==> nickel: inputs <==
Design cordic, start of the top module:
module cordic(
        clk_in,
        reset_n,
        ena,
        phase_in,
        phase_out,
        cos_o,
        sin_o
        );
Settings: LEC_CHECK=0, ABC_AREA=1, CAP_MARGIN=20, CELL_PAD_IN_SITES_DETAIL_PLACEMENT=0, CORE_MARGIN=2, CORE_UTILIZATION=66, GPL_TIMING_DRIVEN=1, MIN_ROUTING_LAYER=met1, SETUP_SLACK_MARGIN=0.49, SLEW_MARGIN=20; clock period 3.28 ns.
run.sh (not shown) runs the stock make flow with config.mk's settings and CLKGATE_MAP_FILE=.
==> ember: changes against nickel <==
CORE_UTILIZATION = 71   (was 66)
SETUP_SLACK_MARGIN = -0.26   (was 0.49)
==> flow/constraint.sdc (replaced) <==
create_clock -name core_clock -period 2.61 [get_ports {clk_in}]
set_input_delay 0.5220 -clock core_clock [delete_from_list [all_inputs] [get_ports {clk_in}]]
set_output_delay 0.5220 -clock core_clock [all_outputs]
set_load 0.01 [all_outputs]
==> comparison <==
nickel completed with no timing, DRC or antenna violations. ember never finished: it broke off in global routing with GRT-0232. Synthesized cell count is the same in nickel and ember. Of nickel and ember, nickel has the higher die area (gap 7.4%, measured against ember). In area after synthesis, nickel and ember do not differ.


==> exp/maple: inputs <==
cordic again, from the RTL that the note above started with.
clock: 2.17 ns
lec_check: 0
abc_area: 0
cap_margin: 20
core_aspect_ratio: 0.96
core_margin: 9
core_utilization: 31
cts_cluster_size: 21
min_routing_layer: met2
slew_margin: 40
==> exp/quartz (differences from exp/maple) <==
Settings changed: ABC_AREA 0 to default, CORE_ASPECT_RATIO 0.96 to default, CORE_MARGIN 9 to 2, CORE_UTILIZATION 31 to 64, CTS_CLUSTER_SIZE 21 to default, MIN_ROUTING_LAYER met2 to default, SLEW_MARGIN 40 to 20.
==> flow/constraint.sdc (replaced) <==
create_clock -name core_clock -period 3.47 [get_ports {clk_in}]
set_input_delay 0.6940 -clock core_clock [delete_from_list [all_inputs] [get_ports {clk_in}]]
set_output_delay 0.6940 -clock core_clock [all_outputs]
set_load 0.01 [all_outputs]
==> results_slide.txt <==
Synthesis and Place & Route Summary

Hold path
  – Hold Crit Depth: 1
  – Sink of the worst hold path: z[2][1]$_SDFF_PN0_

Timing
  – Final TNS setup: -7260 ps
  – Setup-failing EPs final: 76
  – Fmax: 0.268 GHz
  – Final WS setup: -262 ps

Outcome
  – Fail Reasons: setup timing
  – Outcome: complete, but fails checks

Placement
  – Final HPWL DP: 65.9 mm
That was exp/quartz.
==> results_slide.txt <==
Synthesis and Place & Route Summary

Outcome
  – Fail Reasons: setup timing
  – Outcome: complete, but fails checks

Timing
  – Final WS setup: -1570 ps
  – Fmax: 0.268 GHz
  – Setup-failing EPs final: 330
  – Final TNS setup: -349180 ps

Hold path
  – Hold Crit Depth: 2
That was exp/maple.


==> v20 <==
Starting RTL as in the previous note.
Settings: LEC_CHECK=0, ABC_AREA=0, CAP_MARGIN=20, CELL_PAD_IN_SITES_DETAIL_PLACEMENT=0, CORE_MARGIN=2, CORE_UTILIZATION=68, CTS_CLUSTER_SIZE=35, GPL_TIMING_DRIVEN=1, MIN_ROUTING_LAYER=met1, SETUP_SLACK_MARGIN=0.49, SLEW_MARGIN=20; clock period 3.28 ns.
==> inputs of v16, as changes to v20 <==
Settings changed: ABC_AREA 0 to default, CELL_PAD_IN_SITES_DETAIL_PLACEMENT 0 to default, CORE_UTILIZATION 68 to 66, CTS_CLUSTER_SIZE 35 to default, GPL_TIMING_DRIVEN 1 to default, MIN_ROUTING_LAYER met1 to default, SETUP_SLACK_MARGIN 0.49 to default.
==> flow/constraint.sdc (replaced) <==
create_clock -name core_clock -period 3.48 [get_ports {clk_in}]
set_input_delay 0.6960 -clock core_clock [delete_from_list [all_inputs] [get_ports {clk_in}]]
set_output_delay 0.6960 -clock core_clock [all_outputs]
set_load 0.01 [all_outputs]
==> inputs of v12, as changes to v20 <==
Settings changed: ABC_AREA 0 to 1, CELL_PAD_IN_SITES_DETAIL_PLACEMENT 0 to default, CORE_UTILIZATION 68 to 72, CTS_CLUSTER_SIZE 35 to default, GPL_TIMING_DRIVEN 1 to default, MAX_ROUTING_LAYER from default to met4, MIN_ROUTING_LAYER met1 to default, PLACE_DENSITY from default to 0.65, SETUP_SLACK_MARGIN 0.49 to default.
==> flow/constraint.sdc (replaced) <==
create_clock -name core_clock -period 3.26 [get_ports {clk_in}]
set_input_delay 0.6520 -clock core_clock [delete_from_list [all_inputs] [get_ports {clk_in}]]
set_output_delay 0.6520 -clock core_clock [all_outputs]
set_load 0.01 [all_outputs]
==> qor summary <==
Result of the run: v12 finished clean; v16 finished with violations; v20 stopped before the end
Stage where the flow stopped: v12 -; v16 -; v20 global routing (5_1_grt)
Layout check failures: v12 -; v16 negative setup slack; v20 -
Fraction of synthesized cell area in xor and xnor cells: v12 0.0695; v16 0.0971; v20 0.0971
Number of cells on the worst reg-to-reg path: v12 18; v16 16; v20 -
Launch instance of the worst min-delay path: v12 reset_n; v16 z[0][7]$_SDFF_PN0_; v20 -
Netlist Area Pre-Place: v12 39,600 sq um; v16 36,500 sq um; v20 36,500 sq um
Worst slack, placed: v12 -0.0291 ns; v16 -0.508 ns; v20 -0.536 ns
WL per Instance: v12 15.9 um; v16 17.6 um; v20 -
Path type of the worst min-delay path: v12 input port to register; v16 register to register; v20 -
Most common cell in the synthesized netlist: v12 nand2_1; v16 dfxtp_1; v20 dfxtp_1
Via count: v12 38,017; v16 33,109; v20 -
Critical path class: v12 register to register; v16 register to register; v20 -
Category of the worst setup path capture point: v12 register; v16 register; v20 -
Count of clock buffers in the final design: v12 82; v16 83; v20 -
Layout area overhead: v12 11.5%; v16 27.5%; v20 -
Normalized max-slew margin: v12 0.496; v16 0.532; v20 -
